Design alu_add, start of the top module:
module alu_add (
    input   logic           clk_i,
    input   logic           rst_i,
    input   logic [36:0]    left_i,      
    input   logic [36:0]    right_i,     
    output  logic           in_ready_o,
    input   logic           in_valid_i,
    output  logic [36:0]    result_o,    
    input   logic           out_ready_i,
    output  logic           out_valid_o
);
For scale: about 1000 cells after synthesis, roughly 120 flip-flops, roughly 120 I/O pins.
Settings: LEC_CHECK=0, CAP_MARGIN=20, CORE_MARGIN=2, CORE_UTILIZATION=68, CTS_CLUSTER_DIAMETER=355, CTS_CLUSTER_SIZE=34, SETUP_SLACK_MARGIN=-0.33, SLEW_MARGIN=20; clock period 3.45 ns.
run.sh (not shown) runs the stock make flow with config.mk's settings and CLKGATE_MAP_FILE=.
The baseline never finished: it broke off in global routing with GRT-0116.
Edit:
CORE_UTILIZATION = 72   (was 68)
CTS_CLUSTER_DIAMETER = not set   (was 355)
CTS_CLUSTER_SIZE = 91   (was 34)
PLACE_DENSITY = 0.95   (was not set)
SETUP_SLACK_MARGIN = not set   (was -0.33)
clock period = 3.94 ns   (was 3.45 ns; I/O delays follow)
Outcome:
- This time the run finished but fails on negative setup slack
- die size came out lower by 5.4%
- synthesized cell count is unchanged
- synthesized area stays the same
Edit:
CTS_CLUSTER_DIAMETER = 104   (was not set)
CTS_CLUSTER_SIZE = not set   (was 91)
PLACE_DENSITY = not set   (was 0.95)
SETUP_SLACK_MARGIN = 0.39   (was not set)
clock period = 1.56 ns   (was 3.94 ns; I/O delays follow)
What happened: This time the run died in detailed placement; synthesized area is unchanged; synthesized cell count is unchanged; die area does not change.

* * *

The RTL this note starts from:
==> flow/design.v <==
package calc_pkg;
    typedef struct packed {
        logic on;
        logic off;
        logic mem_rc;
        logic mem_sub;
        logic mem_add;
        logic op_percent;
        logic op_sqrt;
        logic op_div;
        logic op_mul;
        logic op_sub;
        logic op_add;
        logic op_eq;
        logic dot;
        logic num_1;
        logic num_2;
        logic num_3;
        logic num_4;
        logic num_5;
        logic num_6;
        logic num_7;
        logic num_8;
        logic num_9;
        logic num_0;
    } buttons_t;
    typedef enum logic [4:0] {
        B_NONE,          
        B_ON,            
        B_OFF,           
        B_MEM_RC,        
        B_MEM_SUB,       
        B_MEM_ADD,       
        B_OP_PERCENT,    
        B_OP_SQRT,       
        B_OP_DIV,        
        B_OP_MUL,        
        B_OP_SUB,        
        B_OP_ADD,        
        B_OP_EQ,         
        B_DOT,           
        B_NUM_1,         
        B_NUM_2,         
        B_NUM_3,         
        B_NUM_4,         
        B_NUM_5,         
        B_NUM_6,         
        B_NUM_7,         
        B_NUM_8,         
        B_NUM_9,         
        B_NUM_0,         
        B_UNKNOWN        
    } active_button_t;
    function automatic logic isNumberButton(active_button_t active_button);
        isNumberButton = ((active_button >= calc_pkg::B_NUM_1) && (active_button <= calc_pkg::B_NUM_0));
    endfunction
    function automatic logic isOpButton(active_button_t active_button);
        isOpButton = ((active_button >= calc_pkg::B_OP_DIV) && (active_button <= calc_pkg::B_OP_ADD));
    endfunction
    function automatic logic isEqButton(active_button_t active_button);
        isEqButton = (active_button == calc_pkg::B_OP_EQ);
    endfunction
    function automatic logic isDotButton(active_button_t active_button);
        isDotButton = (active_button == calc_pkg::B_DOT);
    endfunction
    typedef logic [3:0] bcd_t;
    function automatic logic [6:0] bcd2segments(bcd_t bcd);
        unique case (bcd)
            4'd0: bcd2segments = 7'b1111110;
            4'd1: bcd2segments = 7'b0110000;
            4'd2: bcd2segments = 7'b1101101;
            4'd3: bcd2segments = 7'b1111001;
            4'd4: bcd2segments = 7'b0110011;
            4'd5: bcd2segments = 7'b1011011;
            4'd6: bcd2segments = 7'b1011111;
            4'd7: bcd2segments = 7'b1110000;
            4'd8: bcd2segments = 7'b1111111;
            4'd9: bcd2segments = 7'b1111011;
            default: bcd2segments = 7'bxxxxxxx;
        endcase
    endfunction
    typedef enum logic [1:0] {
        OP_NONE,
        OP_ADD,
        OP_MUL,
        OP_DIV
    } op_t;
    function automatic op_t button2op(active_button_t active_button);
        unique case (active_button)
            calc_pkg::B_OP_DIV: button2op = calc_pkg::OP_DIV;
            calc_pkg::B_OP_MUL: button2op = calc_pkg::OP_MUL;
            calc_pkg::B_OP_SUB: button2op = calc_pkg::OP_ADD;
            calc_pkg::B_OP_ADD: button2op = calc_pkg::OP_ADD;
            default: button2op = calc_pkg::OP_NONE;
        endcase
    endfunction
    function automatic bcd_t button2bcd(active_button_t active_button);
        unique case (active_button)
            calc_pkg::B_NUM_1: button2bcd = 1;
            calc_pkg::B_NUM_2: button2bcd = 2;
            calc_pkg::B_NUM_3: button2bcd = 3;
            calc_pkg::B_NUM_4: button2bcd = 4;
            calc_pkg::B_NUM_5: button2bcd = 5;
            calc_pkg::B_NUM_6: button2bcd = 6;
            calc_pkg::B_NUM_7: button2bcd = 7;
            calc_pkg::B_NUM_8: button2bcd = 8;
            calc_pkg::B_NUM_9: button2bcd = 9;
            calc_pkg::B_NUM_0: button2bcd = 0;
            default: button2bcd = 0;
        endcase
    endfunction
    parameter NumDigits = 8;
    typedef logic unsigned [$clog2(NumDigits)-1:0] exponent_t;
    typedef struct packed {
        logic error;
        logic sign;
        exponent_t exponent;
        bcd_t [NumDigits-1:0] significand;
    } num_t;
    function automatic num_t neg(num_t num);
        neg = num;
        neg.sign = !num.sign;
    endfunction
endpackage
module alu_add (
    input   logic           clk_i,
    input   logic           rst_i,
    input   logic [36:0]    left_i,      
    input   logic [36:0]    right_i,     
    output  logic           in_ready_o,
    input   logic           in_valid_i,
    output  logic [36:0]    result_o,    
    input   logic           out_ready_i,
    output  logic           out_valid_o
);
typedef enum logic [1:0] {
    S_IDLE,
    S_NORMALIZE,
    S_ADD,
    S_RENORMALIZE
} state_t;
state_t state_d, state_q;
logic [$clog2(calc_pkg::NumDigits):0] counter_d, counter_q;
logic in_ready_d, in_ready_q;
logic out_valid_d, out_valid_q;
assign out_valid_o = out_valid_q;
assign in_ready_o = in_ready_q;
calc_pkg::num_t left_d, left_q;
calc_pkg::num_t right_d, right_q;
calc_pkg::num_t result_d, result_q;
calc_pkg::bcd_t result_extra_d, result_extra_q;
logic carryborrow_d, carryborrow_q;
assign result_o = out_valid_q ? result_q : '0;
logic [4:0] nibble_sum;
always_comb begin
    nibble_sum = 'x;
    carryborrow_d = carryborrow_q;
    if (state_q != S_ADD) begin
        carryborrow_d = 0;
    end else if (left_q.sign == right_q.sign) begin
        nibble_sum =
            left_q.significand[counter_q]
            + right_q.significand[counter_q]
            + 4'(carryborrow_q);
        if (nibble_sum >= 10) begin
            nibble_sum += 6;
        end
        carryborrow_d = nibble_sum[4];
    end else begin
        if (left_q.significand > right_q.significand) begin
            nibble_sum =
                6'(left_q.significand[counter_q])
                - 6'(right_q.significand[counter_q])
                - 6'(carryborrow_q);
        end else begin
            nibble_sum =
                6'(right_q.significand[counter_q])
                - 6'(left_q.significand[counter_q])
                - 6'(carryborrow_q);
        end
        carryborrow_d = nibble_sum[4];
        if ($signed(nibble_sum) < 0) begin
            nibble_sum += 10;
        end
    end
end
always_comb begin
    state_d = state_q;
    out_valid_d = out_valid_q;
    in_ready_d = in_ready_q;
    counter_d = counter_q;
    left_d = left_q;
    right_d = right_q;
    result_d = result_q;
    result_extra_d = result_extra_q;
    unique case (state_q)
        S_IDLE: begin
            result_d = '0;
            if (in_valid_i) begin
                left_d = left_i;
                right_d = right_i;
                state_d = S_NORMALIZE;
                in_ready_d = 0;
            end
        end
        S_NORMALIZE: begin
            if (left_q.exponent < right_q.exponent) begin
                left_d.significand = (left_q.significand >> 4);
                left_d.exponent++;
            end else if (left_q.exponent > right_q.exponent) begin
                right_d.significand = (right_q.significand >> 4);
                right_d.exponent++;
            end else begin
                state_d = S_ADD;
                counter_d = 0;
            end
        end
        S_ADD: begin
            result_d.exponent = left_q.exponent;
            if (left_q.sign == right_q.sign) begin
                result_extra_d = carryborrow_d;
            end
            if (left_q.significand > right_q.significand) begin
                result_d.sign = left_q.sign;
            end else begin
                result_d.sign = right_q.sign;
            end
            result_d.significand[counter_q] = 4'(nibble_sum);
            counter_d++;
            if (counter_d == calc_pkg::NumDigits) begin
                state_d = S_RENORMALIZE;
            end
        end
        S_RENORMALIZE: begin
            if (result_extra_q != '0) begin  
                result_extra_d = '0;
                result_d.significand = ({result_extra_q, result_q.significand} >> 4);
                result_d.exponent++;
                if (result_d.exponent == 0)
                    result_d.error = 1;
            end else if ((result_q.exponent != 0) && (result_q.significand[calc_pkg::NumDigits-1] == 0)) begin  
                result_d.significand = (result_q.significand << 4);
                result_d.exponent--;
            end else begin  
                out_valid_d = 1;
                if (result_d.significand == 0)
                    result_d.sign = 0;
                if (out_valid_q && out_ready_i) begin
                    state_d = S_IDLE;
                    out_valid_d = 0;
                    in_ready_d = 1;
                    result_d = '0;
                end
            end
        end
    endcase
end
always_ff @(posedge clk_i) begin
    if (rst_i) begin
        state_q <= S_IDLE;
        out_valid_q <= 0;
        in_ready_q <= 1;
        counter_q <= '0;
        left_q <= '0;
        right_q <= '0;
        result_q <= '0;
        result_extra_q <= '0;
        carryborrow_q <= 0;
    end else begin
        state_q <= state_d;
        out_valid_q <= out_valid_d;
        in_ready_q <= in_ready_d;
        counter_q <= counter_d;
        left_q <= left_d;
        right_q <= right_d;
        result_q <= result_d;
        result_extra_q <= result_extra_d;
        carryborrow_q <= carryborrow_d;
    end
end
endmodule
export LEC_CHECK = 0
export CAP_MARGIN = 0
export CORE_MARGIN = 2
export CORE_UTILIZATION = 70
export CTS_CLUSTER_DIAMETER = 249
export CTS_CLUSTER_SIZE = 32
export MAX_ROUTING_LAYER = met5
export SLEW_MARGIN = 15
export TNS_END_PERCENT = 45
create_clock -name core_clock -period 3.79 [get_ports {clk_i}]
The first run never finished: it broke off in global routing.
==> next run, changes <==
CAP_MARGIN = 35   (was 0)
CORE_UTILIZATION = 72   (was 70)
PLACE_DENSITY = 0.95   (was unset)
The new run died in global routing with GRT-0232.
Synthesized area is unchanged.
Die area falls by 2.7%.
Synthesized cell count does not change.
